## west
==> flow/design.v <==
module fpmultiplier (output logic [31:0] product, output logic ready,
		input logic [31:0] a, input logic clock, nreset);
enum {activation, start, loada, loadb, check, special, regularcalculation,carries, final_output}state;
logic [31:0] multi_a, multi_b;
logic [47:0] manti_48bit;
logic [22:0] manti_23bit; 
logic [9:0] expon; 
logic sign;
logic infinite_a,NaN_a,zero_a,infinite_b,NaN_b,zero_b; 
assign  infinite_a = (multi_a[30:23]==8'b11111111)&&(multi_a[22:0]==0);
assign  NaN_a = (multi_a[30:23]==8'b11111111)&&(multi_a[22:0]!=0);
assign  zero_a = (multi_a[30:23]==0);
assign  infinite_b = (multi_b[30:23]==8'b11111111)&&(multi_b[22:0]==0);
assign  NaN_b = (multi_b[30:23]==8'b11111111)&&(multi_b[22:0]!=0);
assign  zero_b = (multi_b[30:23]==0); 
always_ff @(posedge clock, negedge nreset)
if (~nreset)
  begin 
  product <=0;
  multi_a <= 0;
  multi_b <= 0;
  state <= start;
  ready <= 0;
  end
else
begin 
  case (state)
    activation:
           begin
           ready <=1;
           end
    start: 
           begin
           ready <= 0;
           state <= loada;
           end
    loada: 
           begin 
           multi_a <= a;
           state <= loadb;
           end
    loadb: 
           begin
           multi_b <= a;
           state <= check;        
           end
    check:
           begin
           sign <= multi_a[31]^multi_b[31];
           if(NaN_a||infinite_a||zero_a||NaN_b||infinite_b||zero_b)
           state <= special;
           else
           state <= regularcalculation;
           end
    special:
           begin
            state <= final_output;
            if (NaN_a||NaN_b) 
              begin
              expon <= 10'b0011111111;
              manti_23bit <= 1;
              end
            else if (infinite_a||infinite_b) 
              begin
              if (zero_a|zero_b)  
                begin
                expon <= 10'b0011111111;
                manti_23bit <= 1;  
                end
              else 
                begin
                expon <= 10'b0011111111;
                manti_23bit <= 0;
                end
              end
            else 
              begin 
              expon <= 10'b0000000000;
              manti_23bit <= 0;
              end
           end
    regularcalculation:
           begin
           state <= carries;
           sign <= multi_a[31]^multi_b[31];
           manti_48bit <= {1'b1, {multi_a[22:0]}}*{1'b1, {multi_b[22:0]}};
           expon <= {2'b00,multi_a[30:23]}+{2'b00,multi_b[30:23]}-10'd127; 
           end 
    carries:
           begin 
           state <= final_output;
           if (manti_48bit[47]==1)  
             begin
             expon <= expon + 1'b1; 
             manti_48bit <= manti_48bit>>1|{{25{1'b0}},1'b1,{22{1'b0}}}; 
             end
           else
             begin  
             manti_48bit <= manti_48bit|{{25{1'b0}},1'b1,{22{1'b0}}}; 
             end
           end
    final_output:
           begin 
           ready <= 1;
           state <= start;        
           if (NaN_a||infinite_a||zero_a||NaN_b||infinite_b||zero_b)
             product <= {sign,expon[7:0],manti_23bit};
           else if ($signed(expon) >= 255)
             product <= {sign,8'b11111111,23'd0};
           else if ($signed(expon) <= 0)
             product <= {sign,31'd0};
           else 
             product <= {sign,expon[7:0],manti_48bit[45:23]};
           end 
  endcase
end
endmodule
Settings: LEC_CHECK=0, ABC_AREA=0, CAP_MARGIN=20, CELL_PAD_IN_SITES_GLOBAL_PLACEMENT=0, CORE_ASPECT_RATIO=0.5, CORE_MARGIN=9, CORE_UTILIZATION=57, CTS_CLUSTER_DIAMETER=223, CTS_CLUSTER_SIZE=99, MAX_ROUTING_LAYER=met4, PLACE_DENSITY=0.37, SETUP_SLACK_MARGIN=1.55, SLEW_MARGIN=20; clock period 8.18 ns.
run.sh (not shown) runs the stock make flow with config.mk's settings and CLKGATE_MAP_FILE=.
Every stage of the flow completed for west, and the final layout passed the timing, DRC and antenna checks.
> inputs changed (west -> north)
- SETUP_SLACK_MARGIN removed (was 1.55)
- ABC_AREA changed from 0 to 1
- CTS_CLUSTER_DIAMETER removed (was 223)
- CORE_ASPECT_RATIO changed from 0.5 to 0.99
- CTS_CLUSTER_SIZE changed from 99 to 24
- CORE_UTILIZATION changed from 57 to 72
- CORE_MARGIN changed from 9 to 2
- the clock period (ns, I/O delays scaled along) changed from 8.18 to 6.24
- north -> stages 100% | layout checks FAIL | setup timing
- On simple-gate share of the synthesized area, the lower figure sits with west, not north.
- In the tables for north and west, and-or/or-and share of the synthesized area reads lower with north.
- Taking west as the reference, in north total power increased about 30%; number of non-clock inverters in the layout shows an increase of 391; clock skew ~0 delta; count of placed standard cells in the final layout, fillers left out went up.

========
Setup of build 81:
// fpmultiplier: RTL as listed in full above, without the edits since
make LEC_CHECK=0 ABC_AREA=1 CAP_MARGIN=20 CELL_PAD_IN_SITES_GLOBAL_PLACEMENT=0 CORE_ASPECT_RATIO=0.5 CORE_MARGIN=9 CORE_UTILIZATION=67 CTS_CLUSTER_DIAMETER=223 CTS_CLUSTER_SIZE=99 MAX_ROUTING_LAYER=met4 PLACE_DENSITY=0.37 SETUP_SLACK_MARGIN=-0.39 SLEW_MARGIN=20 finish   # period 8.18 ns
The final layout from build 81, which completed every stage, passed the timing, DRC and antenna checks at the end of the flow.
#### Input delta (build 97 over build 81)
diff --git a/flow/config.mk b/flow/config.mk
--- a/flow/config.mk
+++ b/flow/config.mk
@@ -11,5 +11,4 @@
-export CORE_ASPECT_RATIO = 0.5
-export CORE_MARGIN = 9
-export CORE_UTILIZATION = 67
-export CTS_CLUSTER_DIAMETER = 223
-export CTS_CLUSTER_SIZE = 99
+export CORE_ASPECT_RATIO = 0.99
+export CORE_MARGIN = 2
+export CORE_UTILIZATION = 71
+export CTS_CLUSTER_SIZE = 24
@@ -17,2 +16 @@
-export PLACE_DENSITY = 0.37
-export SETUP_SLACK_MARGIN = -0.39
+export PLACE_DENSITY_LB_ADDON = 0.16
==> flow/constraint.sdc <==
create_clock -name core_clock -period 6.24 [get_ports {clock}]
set_input_delay 1.2480 -clock core_clock [delete_from_list [all_inputs] [get_ports {clock}]]
set_output_delay 1.2480 -clock core_clock [all_outputs]
set_load 0.01 [all_outputs]
[summary]
- Compare build 97 and build 81 | count of TritonRoute iterations in the first routing pass lower: build 81
- Build 97: met2 routing resource usage after global routing 21 points above build 81
- Diff build 81 -> build 97: global-route usage higher, post-route standard cell area excluding fillers higher, worst reg-to-reg setup slack lower, HPWL after detailed placement higher.
- The layout from build 97, despite a flow that completed every stage, fails the layout checks, with the failing checks listed as negative setup slack.
- Per the comparison of build 97 with build 81, routed wire length saw an increase; hold slack saw an increase; buffers plus inverters on the worst setup path saw a decrease.
--- input diff build 97..build 16 ---
==> flow/config.mk <==
export PLATFORM = sky130hd
export DESIGN_NAME = fpmultiplier
export DESIGN_NICKNAME = fpmultiplier
export VERILOG_FILES = /design/flow/design.v
export SDC_FILE = /design/flow/constraint.sdc
export NUM_CORES = 4
export LEC_CHECK = 0
export CAP_MARGIN = 20
export CORE_MARGIN = 2
export CORE_UTILIZATION = 66
export PLACE_DENSITY = 0.6
export SLEW_MARGIN = 20
==> flow/constraint.sdc <==
create_clock -name core_clock -period 13.4 [get_ports {clock}]
set_input_delay 2.6800 -clock core_clock [delete_from_list [all_inputs] [get_ports {clock}]]
set_output_delay 2.6800 -clock core_clock [all_outputs]
set_load 0.01 [all_outputs]
Build 16 completed; timing, DRC and antenna clean. Build 97 vs build 16, launch point of the critical path: multi_b[12] vs multi_b[8]. Build 16 and build 97 ended up with roughly the same clock transition at the registers of the reported paths. Delta (build 16 minus build 97): number of nets at the end of the flow lost 943, sequential power lost about 53%, total of endpoints with negative setup slack in the final report lost 25, power per standard cell area lost 32 nW/um^2, design area lost about 15%. Build 16 — maximum frequency about 23% lower, build 97 as reference. Diff build 97 -> build 16 | synthesized-area fraction occupied by adder cells | increase of 2.4 points. Build 16: number of buffers inserted to repair setup after CTS 16 below build 97. The higher global routing usage summed across all routing layers came out of build 97.

========
Setup of job 8219:
// fpmultiplier: RTL as listed in full above, without the edits since
clock: 2.57 ns
lec_check: 0
abc_area: 1
cap_margin: 20
cell_pad_in_sites_global_placement: 0
core_aspect_ratio: 1.84
core_margin: 2
core_utilization: 72
cts_cluster_size: 24
max_routing_layer: met4
place_density_lb_addon: 0.01
setup_slack_margin: 0.23
slew_margin: 20
tns_end_percent: 80
Flow for job 8219 halted at global routing, error code GRT-0116.
Modified inputs, job 8925 compared to job 8219
- a deleted ABC_AREA that had been 1
- an added CTS_CLUSTER_DIAMETER of 252
- a deleted MAX_ROUTING_LAYER that had been met4
- a deleted CTS_CLUSTER_SIZE that had been 24
- a deleted CELL_PAD_IN_SITES_GLOBAL_PLACEMENT that had been 0
- an added PLACE_DENSITY of 0.37
- a deleted SETUP_SLACK_MARGIN that had been 0.23
- a deleted PLACE_DENSITY_LB_ADDON that had been 0.01
- a deleted CORE_ASPECT_RATIO that had been 1.84
- a deleted TNS_END_PERCENT that had been 80
- a change of the clock period (ns, I/O delays scaled along) from 2.57 to 6.16
[summary]
Layout checks on job 8925: not met. Flow itself completed; violations: negative setup slack. Of job 8219 and job 8925, job 8925 shows the lower number of instances resized during post-cts repair, with job 8219 above it. Measured against each other, job 8219 and job 8925 differ in proportion of synthesized area in mux cells, the lower figure coming from job 8219. Taking job 8219 as the reference, in job 8925 area of the core lost 2000 um2, weighted congestion at the end of routability-driven global placement lost 0.090.
[inputs] job 5775 vs job 8925
- putting SETUP_SLACK_MARGIN at -0.2 where nothing was set
- swapping 0.37 for 0.6 in PLACE_DENSITY
- clearing CTS_CLUSTER_DIAMETER, which used to be 252
- putting ABC_AREA at 1 where nothing was set
- swapping 6.16 for 7.06 in the clock period (ns, I/O delays scaled along)
Results
- Final wirelength improves in job 5775 relative to job 8925.
- Library cell contributing the largest single delay on the critical path = sky130_fd_sc_hd__dfrtp_1: job 5775; library cell contributing the largest single delay on the critical path = sky130_fd_sc_hd__fa_1: job 8925
- Looking at job 8925 and job 5775, the fraction of power consumed by combinational cells is a wash.
- Job 5775 reached the end of the flow, and the finished layout is clean on the timing, DRC and antenna checks.
- Final clock period utilization by the worst path delta for job 5775 relative to job 8925: 15 points lower
- Compared with job 8925, chip area estimate from yosys synthesis in job 5775 increased by a few percent.

========
Starts from the design.v that is shown in full above.
Settings: LEC_CHECK=0, ABC_AREA=1, CAP_MARGIN=20, CELL_PAD_IN_SITES_GLOBAL_PLACEMENT=0, CORE_ASPECT_RATIO=0.92, CORE_MARGIN=2, CORE_UTILIZATION=72, CTS_CLUSTER_SIZE=24, MAX_ROUTING_LAYER=met4, PLACE_DENSITY=0.6, SETUP_SLACK_MARGIN=-0.25, SLEW_MARGIN=20, TNS_END_PERCENT=80; clock period 2.57 ns.
The starting point stopped in global routing.
Change:
==> flow/config.mk (replaced) <==
export PLATFORM = sky130hd
export DESIGN_NAME = fpmultiplier
export DESIGN_NICKNAME = fpmultiplier
export VERILOG_FILES = /design/flow/design.v
export SDC_FILE = /design/flow/constraint.sdc
export NUM_CORES = 4
export LEC_CHECK = 0
export CAP_MARGIN = 20
export CORE_MARGIN = 2
export CORE_UTILIZATION = 40
export PLACE_DENSITY = 0.6
export SLEW_MARGIN = 20
==> flow/constraint.sdc (replaced) <==
create_clock -name core_clock -period 9.0 [get_ports {clock}]
set_input_delay 1.8000 -clock core_clock [delete_from_list [all_inputs] [get_ports {clock}]]
set_output_delay 1.8000 -clock core_clock [all_outputs]
set_load 0.01 [all_outputs]
The changed run passed the timing, DRC and antenna checks.
Area after synthesis decreases by 4.8%.
Die area grows by 70%.
Synthesized cell count went down by 21%.
Change:
--- a/flow/config.mk
+++ b/flow/config.mk
@@ -8,5 +8,9 @@
 export CAP_MARGIN = 20
 export CORE_MARGIN = 2
-export CORE_UTILIZATION = 40
+export CORE_UTILIZATION = 54
+export CTS_CLUSTER_DIAMETER = 396
+export CTS_CLUSTER_SIZE = 98
+export GPL_ROUTABILITY_DRIVEN = 0
 export PLACE_DENSITY = 0.6
 export SLEW_MARGIN = 20
+export TNS_END_PERCENT = 15
The changed run ran to the end with no violations.
Via count falls by 0.39%.
Global-route usage rises by 8.4 points.
Cell area falls by 0.74%.
Sequential share of layout area is about the same.
Non-clock buffer count rises by 5.
First-iteration DRC count falls by 9.0%.
Clock skew falls by 10 ps.
Cell count falls by 5.2%.
Change:
--- a/flow/config.mk
+++ b/flow/config.mk
@@ -8,9 +8,5 @@
 export CAP_MARGIN = 20
 export CORE_MARGIN = 2
-export CORE_UTILIZATION = 54
-export CTS_CLUSTER_DIAMETER = 396
-export CTS_CLUSTER_SIZE = 98
-export GPL_ROUTABILITY_DRIVEN = 0
+export CORE_UTILIZATION = 40
 export PLACE_DENSITY = 0.6
 export SLEW_MARGIN = 20
-export TNS_END_PERCENT = 15
==> flow/constraint.sdc (replaced) <==
create_clock -name core_clock -period 8.27 [get_ports {clock}]
set_input_delay 1.6540 -clock core_clock [delete_from_list [all_inputs] [get_ports {clock}]]
set_output_delay 1.6540 -clock core_clock [all_outputs]
set_load 0.01 [all_outputs]
Outcome: Worst hold slack got worse by 13 ps. Synthesized area does not change. Sequential share of layout area stays flat. Final cell count goes up by 5.7%. Count of clock-buffer cells in the layout goes down by 1. Power goes up by 9.1%. Synthesized cell count does not change. Worst setup slack got worse by 330 ps. Global-route usage goes down by 8.8 points.

========
juniper:
// fpmultiplier: RTL as listed in full above, without the edits since
clock: 3.59 ns
lec_check: 0
abc_area: 1
cap_margin: 20
core_margin: 2
core_utilization: 72
cts_cluster_size: 11
place_density: 0.6
setup_slack_margin: 0.72
slew_margin: 20
Stage in which a tool error killed juniper: global routing (5_1_grt).
The inputs of tundra differ from those of juniper as listed below.
Settings: ABC_AREA: 1 -> unset; SETUP_SLACK_MARGIN: 0.72 -> unset; PLACE_DENSITY: 0.6 -> 0.64; CTS_CLUSTER_SIZE: 11 -> unset; the clock period (ns, I/O delays scaled along): 3.59 -> 7.22.
--- outcome ---
In tundra the synthesized cell count turned out 21% lower than in juniper. No final results exist for juniper, since it was stopped by error GRT-0232 during global routing (5_1_grt). tundra finished every stage and its layout cleared the timing, DRC and antenna checks. The run showing the greater die boundary height is juniper. The die size of tundra is lower than that of juniper. On area reported by Yosys stat: tundra sits below juniper. Going from juniper to tundra, half-perimeter wire length of the detailed placement result shows a reduction of 9300 µm; effective utilization at floorplan shows an increase of 0.33 points.
What raven does differently from tundra at the input level:
Settings: clearing PLACE_DENSITY, which used to be 0.64; swapping 72 for 66 in CORE_UTILIZATION; putting SETUP_SLACK_MARGIN at 1.85 where nothing was set; swapping 7.22 for 7.35 in the clock period (ns, I/O delays scaled along).
Notes after the runs:
- [raven] final core area utilization fell 0.15 points relative to tundra
- raven vs. tundra: number of enable-type register cells in the synthesized netlist about even, area of placed instances rose 130 µm².
- Higher number of cells on the critical path among tundra and raven: raven
- Diff tundra and raven: reported net switching power lower in tundra
- Comparing tundra and raven, the higher post-layout total power was measured on raven.
- tundra has a lower final instance count without filler cells than raven.
- Measured against raven, the final wirelength of tundra comes out at 0.854 times the reference value.
- Diff tundra and raven: minimum clock period higher in raven
- Between tundra and raven, the final RePlAce weighted congestion is higher for raven.
Input-level comparison between onyx and raven:
Settings: PLACE_DENSITY_LB_ADDON newly set to 0.18; ABC_AREA newly set to 1; SETUP_SLACK_MARGIN removed (was 1.85); CORE_UTILIZATION changed from 66 to 72; the clock period (ns, I/O delays scaled along) changed from 7.35 to 5.96.
### Flow results
What ended onyx was a tool error in global routing (5_1_grt); the run never finished.
The cell total in the yosys stat output in onyx sits 695 above the value recorded for raven.
Against raven, onyx reports a height of the chip that is lower.
As far as number of H-tree branching levels goes, raven and onyx are indistinguishable; the numbers are identical.
Relative to raven, final weighted congestion in routability-driven placement increased by about 4.6% in onyx.
Lower arithmetic-cell share of the synthesized area counting full adders, half adders and majority gates goes to onyx over raven.
Starting density of the core is higher on onyx
No activity file was given, so power comes from the tool's default toggle rates.
